==> flow/design.v <==
`timescale 1ns/10ps
module mm_gcd (
    clock,
    reset,
    a,
    b,
    c,
    start,
    finished
);
input clock;
input reset;
input [31:0] a;
input [31:0] b;
output [31:0] c;
reg [31:0] c;
input start;
output finished;
reg finished;
reg [31:0] y;
reg [31:0] x;
always @(posedge clock) begin: MM_GCD_RTL
    if (reset == 0) begin
        y <= 0;
        x <= 0;
        finished <= 1;
        c <= 0;
    end
    else begin
        if (start) begin
            finished <= 1'b0;
            x <= a;
            y <= b;
        end
        else begin
            if ((y == 0)) begin
                finished <= 1'b1;
                c <= x;
            end
            else if ((x > y)) begin
                x <= (x - y);
            end
            else begin
                y <= (y - x);
            end
        end
    end
end
endmodule
clock: 1.02 ns
lec_check: 0
abc_area: 1
cap_margin: 20
core_margin: 2
core_utilization: 72
cts_cluster_diameter: 109
cts_cluster_size: 95
place_density_lb_addon: 0.0
setup_slack_margin: 0.3
slew_margin: 20
tns_end_percent: 5
run.sh (not shown) runs the stock make flow with config.mk's settings and CLKGATE_MAP_FILE=.
The first run died in detailed placement (DPL-0038).
Next try:
Settings changed: ABC_AREA 1 to unset, CORE_UTILIZATION 72 to 68, CTS_CLUSTER_DIAMETER 109 to 59, CTS_CLUSTER_SIZE 95 to unset, PLACE_DENSITY_LB_ADDON 0.0 to unset, SETUP_SLACK_MARGIN 0.3 to unset, TNS_END_PERCENT 5 to unset.
Clock period 1.02 ns to 3.04 ns, I/O delays scaled along.
Now the flow stopped in global routing (GRT-0232). Die size goes down by 6.2%. Synthesized area goes down by 12%. Synthesized cell count goes down by 34%.
Next try:
Settings changed: ABC_AREA set to 1, CORE_UTILIZATION 68 to 72, CTS_CLUSTER_DIAMETER 59 to unset, PLACE_DENSITY_LB_ADDON set to 0.0.
Clock period 3.04 ns to 1.03 ns, I/O delays scaled along.
What happened: The new run stopped in detailed placement with DPL-0038. Area after synthesis came out higher by 13%. Synthesized cell count came out higher by 51%. Die area came out higher by 6.6%.
Next try:
Settings changed: CTS_CLUSTER_DIAMETER set to 109, SETUP_SLACK_MARGIN set to 0.24, TNS_END_PERCENT set to 5.
The new run aborted during detailed placement. Die size is unchanged. Synthesized area is unchanged. Synthesized cell count does not change.
Next try:
Settings changed: ABC_AREA 1 to unset, CORE_UTILIZATION 72 to 70, CTS_CLUSTER_DIAMETER 109 to unset, PLACE_DENSITY_LB_ADDON 0.0 to unset, SETUP_SLACK_MARGIN 0.24 to -0.24, TNS_END_PERCENT 5 to unset.
Clock period 1.03 ns to 3.42 ns, I/O delays scaled along.
Effect: The new run finished with timing, DRC and antenna clean. Synthesized cell count fell by a quarter to a third. Die size came out lower by a little under a tenth. Synthesized area decreases by roughly a tenth.

---

## job 5111
Starts from the design.v that is shown in full above.
export LEC_CHECK = 0
export CAP_MARGIN = 20
export CORE_MARGIN = 2
export CORE_UTILIZATION = 66
export CTS_CLUSTER_DIAMETER = 59
export SETUP_SLACK_MARGIN = -0.2
export SLEW_MARGIN = 20
create_clock -name core_clock -period 2.68 [get_ports {clock}]
Finished, but not clean: job 5111, with negative setup slack.
The inputs of job 9070 differ from those of job 5111 as listed below.
-- flow/config.mk --
<<< job 5111, line 10
export CORE_UTILIZATION = 66
export CTS_CLUSTER_DIAMETER = 59
export SETUP_SLACK_MARGIN = -0.2
>>> job 9070, line 10
export CORE_UTILIZATION = 69
export CTS_CLUSTER_DIAMETER = 195
export CTS_CLUSTER_SIZE = 100
==> flow/constraint.sdc <==
create_clock -name core_clock -period 5.0 [get_ports {clock}]
set_input_delay 1.0000 -clock core_clock [delete_from_list [all_inputs] [get_ports {clock}]]
set_output_delay 1.0000 -clock core_clock [all_outputs]
set_load 0.01 [all_outputs]
Findings:
Job 9070 vs. job 5111: detail-routed net length per standard cell went down by 4.7 um.
Count of mapped cells out of synthesis: job 5111 vs job 9070 identical
Compared with job 5111, in job 9070 register area was more or less identical; maximum number of pins on one net before global-route repair went up by 24%; total number of tap cells went down by about 2%; sequential share of layout area went up by 3.8 points.
Job 9070 vs job 5111: first-pass detailed-route iteration total down
Diff job 5111 -> job 9070: number of nets in the finished design decreased 191, total detailed-routing wirelength decreased 10 mm, peak clock frequency supported by timing decreased 12%.
Looking at final HPWL from detailed placement, job 9070 sits 2.8 mm below job 5111.
Job 9070 finished every stage and its layout cleared the timing, DRC and antenna checks.
Setup changes, job 9070 to job 6196
-- flow/config.mk --
<<< job 9070, line 8
export CAP_MARGIN = 20
export CORE_MARGIN = 2
export CORE_UTILIZATION = 69
export CTS_CLUSTER_DIAMETER = 195
export CTS_CLUSTER_SIZE = 100
>>> job 6196, line 8
export CAP_MARGIN = 35
export CORE_MARGIN = 8
export CORE_UTILIZATION = 68
export CTS_CLUSTER_DIAMETER = 296
export CTS_CLUSTER_SIZE = 98
export HOLD_SLACK_MARGIN = -0.09
export MAX_ROUTING_LAYER = met4
export PLACE_DENSITY = 0.36
<<< job 9070, line 14
>>> job 6196, line 17
export TNS_END_PERCENT = 35
Notes after the runs:
Compared with job 9070, job 6196 has less setup slack.
Job 9070 → job 6196: overflow left after global routing closely matched the old numbers; sequential share of layout area saw little to no change; overall global routing resource usage went down by 7.5 points; via-per-instance ratio decreased by 1.1% relative to the old numbers; post-detailed-routing wire length increased by 0.73% relative to the old numbers.
Job 6196 vs job 9070, cell at the slowest stage of the critical path: o31ai_1 vs nor3_2
